==> inputs of 04-10 <==
==> flow/design.v <==
`timescale 1 ns / 1 ns
module FM_demodulator
          (
           clk,
           reset,
           clk_enable,
           inp_I,
           inp_Q,
           out_fm
          );
  input   clk;
  input   reset;
  input   clk_enable;
  input   signed [38:0] inp_I;   
  input   signed [38:0] inp_Q;   
  output  [12:0] out_fm;   
  wire enb;
  reg signed [38:0] Delay1_out1;   
  reg signed [38:0] Delay2_out1;   
  reg signed [38:0] Delay4_out1;   
  wire signed [31:0] Sum4_sub_cast;   
  wire signed [31:0] Sum4_sub_cast_1;   
  wire signed [31:0] Sum4_sub_temp;   
  wire signed [29:0] Sum4_out1;   
  wire signed [68:0] Product_mul_temp;   
  wire signed [32:0] Product_out1;   
  reg signed [38:0] Delay3_out1;   
  wire signed [30:0] Sum3_sub_cast;   
  wire signed [30:0] Sum3_sub_cast_1;   
  wire signed [30:0] Sum3_sub_temp;   
  wire signed [28:0] Sum3_out1;   
  wire signed [67:0] Product2_mul_temp;   
  wire signed [32:0] Product2_out1;   
  wire signed [31:0] Sum5_sub_cast;   
  wire signed [31:0] Sum5_sub_cast_1;   
  wire signed [31:0] Sum5_sub_temp;   
  wire [12:0] OUTPUT_rsvd;   
  reg [12:0] OUTPUT_rsvdreg;
  assign enb = clk_enable;
  always @(posedge clk or posedge reset)
    begin : Delay1_process
      if (reset == 1'b1) begin
        Delay1_out1 <= 39'sh0000000000;
      end
      else begin
        if (enb) begin
          Delay1_out1 <= inp_I;
        end
      end
    end
  always @(posedge clk or posedge reset)
    begin : Delay2_process
      if (reset == 1'b1) begin
        Delay2_out1 <= 39'sh0000000000;
      end
      else begin
        if (enb) begin
          Delay2_out1 <= inp_Q;
        end
      end
    end
  always @(posedge clk or posedge reset)
    begin : Delay4_process
      if (reset == 1'b1) begin
        Delay4_out1 <= 39'sh0000000000;
      end
      else begin
        if (enb) begin
          Delay4_out1 <= Delay2_out1;
        end
      end
    end
  assign Sum4_sub_cast = inp_Q[38:7];
  assign Sum4_sub_cast_1 = Delay4_out1[38:7];
  assign Sum4_sub_temp = Sum4_sub_cast - Sum4_sub_cast_1;
  assign Sum4_out1 = Sum4_sub_temp[29:0];
  assign Product_mul_temp = Delay1_out1 * Sum4_out1;
  assign Product_out1 = Product_mul_temp[66:34];
  always @(posedge clk or posedge reset)
    begin : Delay3_process
      if (reset == 1'b1) begin
        Delay3_out1 <= 39'sh0000000000;
      end
      else begin
        if (enb) begin
          Delay3_out1 <= Delay1_out1;
        end
      end
    end
  assign Sum3_sub_cast = inp_I[38:8];
  assign Sum3_sub_cast_1 = Delay3_out1[38:8];
  assign Sum3_sub_temp = Sum3_sub_cast - Sum3_sub_cast_1;
  assign Sum3_out1 = Sum3_sub_temp[28:0];
  assign Product2_mul_temp = Sum3_out1 * Delay2_out1;
  assign Product2_out1 = Product2_mul_temp[65:33];
  assign Sum5_sub_cast = {Product_out1[32], Product_out1[32:2]};
  assign Sum5_sub_cast_1 = {Product2_out1[32], Product2_out1[32:2]};
  assign Sum5_sub_temp = Sum5_sub_cast - Sum5_sub_cast_1;
  assign OUTPUT_rsvd = Sum5_sub_temp[29:17];
always @(posedge clk)
    begin : OUTPUT_rsvdreg_process    
        if (enb) begin
          OUTPUT_rsvdreg <= OUTPUT_rsvd;
       end
    end
  assign out_fm = OUTPUT_rsvdreg;
endmodule   
==> flow/run.sh <==
#!/bin/bash
# the make line also repeats each setting of config.mk as NAME=value (left out here)
make -C /OpenROAD-flow-scripts/flow DESIGN_CONFIG=/design/flow/config.mk WORK_HOME=/design/flow/orfs CLKGATE_MAP_FILE= finish
==> flow/config.mk <==
export PLATFORM = sky130hd
export DESIGN_NAME = FM_demodulator
export DESIGN_NICKNAME = FM_demodulator
export VERILOG_FILES = /design/flow/design.v
export SDC_FILE = /design/flow/constraint.sdc
export NUM_CORES = 4
export LEC_CHECK = 0
export CAP_MARGIN = 30
export CORE_ASPECT_RATIO = 0.5
export CORE_MARGIN = 10
export CORE_UTILIZATION = 40
export CTS_CLUSTER_DIAMETER = 331
export CTS_CLUSTER_SIZE = 100
export PLACE_DENSITY_LB_ADDON = 0.3
export SLEW_MARGIN = 30
export TNS_END_PERCENT = 15
==> flow/constraint.sdc <==
create_clock -name core_clock -period 25.0 [get_ports {clk}]
set_input_delay 5.0000 -clock core_clock [delete_from_list [all_inputs] [get_ports {clk}]]
set_output_delay 5.0000 -clock core_clock [all_outputs]
set_load 0.01 [all_outputs]
==> 11-07 (differences from 04-10) <==
CAP_MARGIN = 20   (was 30)
CELL_PAD_IN_SITES_DETAIL_PLACEMENT = 1   (was default)
CELL_PAD_IN_SITES_GLOBAL_PLACEMENT = 3   (was default)
CORE_ASPECT_RATIO = default   (was 0.5)
CORE_MARGIN = 2   (was 10)
CORE_UTILIZATION = 21   (was 40)
CTS_CLUSTER_DIAMETER = 284   (was 331)
CTS_CLUSTER_SIZE = default   (was 100)
GPL_ROUTABILITY_DRIVEN = 0   (was default)
GPL_TIMING_DRIVEN = 1   (was default)
HOLD_SLACK_MARGIN = 0.18   (was default)
MAX_ROUTING_LAYER = met5   (was default)
MIN_ROUTING_LAYER = met2   (was default)
PLACE_DENSITY_LB_ADDON = 0.13   (was 0.3)
SLEW_MARGIN = 10   (was 30)
TNS_END_PERCENT = default   (was 15)
==> 10-18 (differences from 04-10) <==
ABC_AREA = 1   (was default)
CAP_MARGIN = 20   (was 30)
CORE_ASPECT_RATIO = default   (was 0.5)
CORE_MARGIN = 2   (was 10)
CORE_UTILIZATION = 72   (was 40)
CTS_CLUSTER_DIAMETER = 301   (was 331)
CTS_CLUSTER_SIZE = 99   (was 100)
PLACE_DENSITY_LB_ADDON = default   (was 0.3)
SLEW_MARGIN = 20   (was 30)
==> flow/constraint.sdc (replaced) <==
create_clock -name core_clock -period 16.3 [get_ports {clk}]
set_input_delay 3.2600 -clock core_clock [delete_from_list [all_inputs] [get_ports {clk}]]
set_output_delay 3.2600 -clock core_clock [all_outputs]
set_load 0.01 [all_outputs]
==> comparison table <==
metric                                                                  04-10                        11-07                        10-18
Post-synth mux share                                                    1.10%                        1.10%                           0%
WL met3                                                              21500 µm                    151000 µm                     58500 µm
Startpoint of the lowest-slack hold path          Delay2_out1[29]$_DFFE_PP0P_  Delay1_out1[37]$_DFFE_PP0P_  Delay1_out1[35]$_DFFE_PP0P_
Die Wd                                                                 669 µm                       637 µm                       351 µm
Post-synthesis to final-layout area growth                              5.86%                        10.1%                        3.65%
Crit path launch                                                     inp_Q[7]                    inp_I[14]                     inp_I[8]
Origin of the critical flop-to-flop path           Delay4_out1[7]$_DFFE_PP0P_   Delay3_out1[9]$_DFFE_PP0P_   Delay3_out1[8]$_DFFE_PP0P_
Area of the die                                                    230000 µm²                   406000 µm²                   123000 µm²
Footprint of the multi-input gates                                  69500 µm²                    69500 µm²                    70200 µm²
Sequential fraction of the synthesis area                               4.54%                        4.54%                        4.40%
Status                                                complete, no violations      complete, no violations      complete, no violations
Critical path's most frequent cell                                       fa_1                         fa_1                        inv_1
Post-synth top area share                                               55.1%                        55.1%                        53.4%
Number of instances in the placed design                                11.8k                        14.3k                        12.0k
Avg Synthesized Cell Area                                            9.09 µm²                     9.09 µm²                     8.25 µm²
Count of mapped cells out of synthesis                                   9256                         9256                        10.5k
Worst-Skew Late Latency                                               0.50 ns                      0.61 ns                      0.53 ns
Initial antenna violation count                                             4                            0                           20
Clock-pin slew on the worst setup and hold paths                      0.08 ns                      0.05 ns                      0.07 ns
Uppermost metal layer occupied by signal nets                            met4                         met5                         met5
Worst Path Arrival                                                   20.78 ns                     21.67 ns                     15.82 ns
Worst-case clock skew                                               0.0199 ns                    0.0487 ns                    0.0265 ns
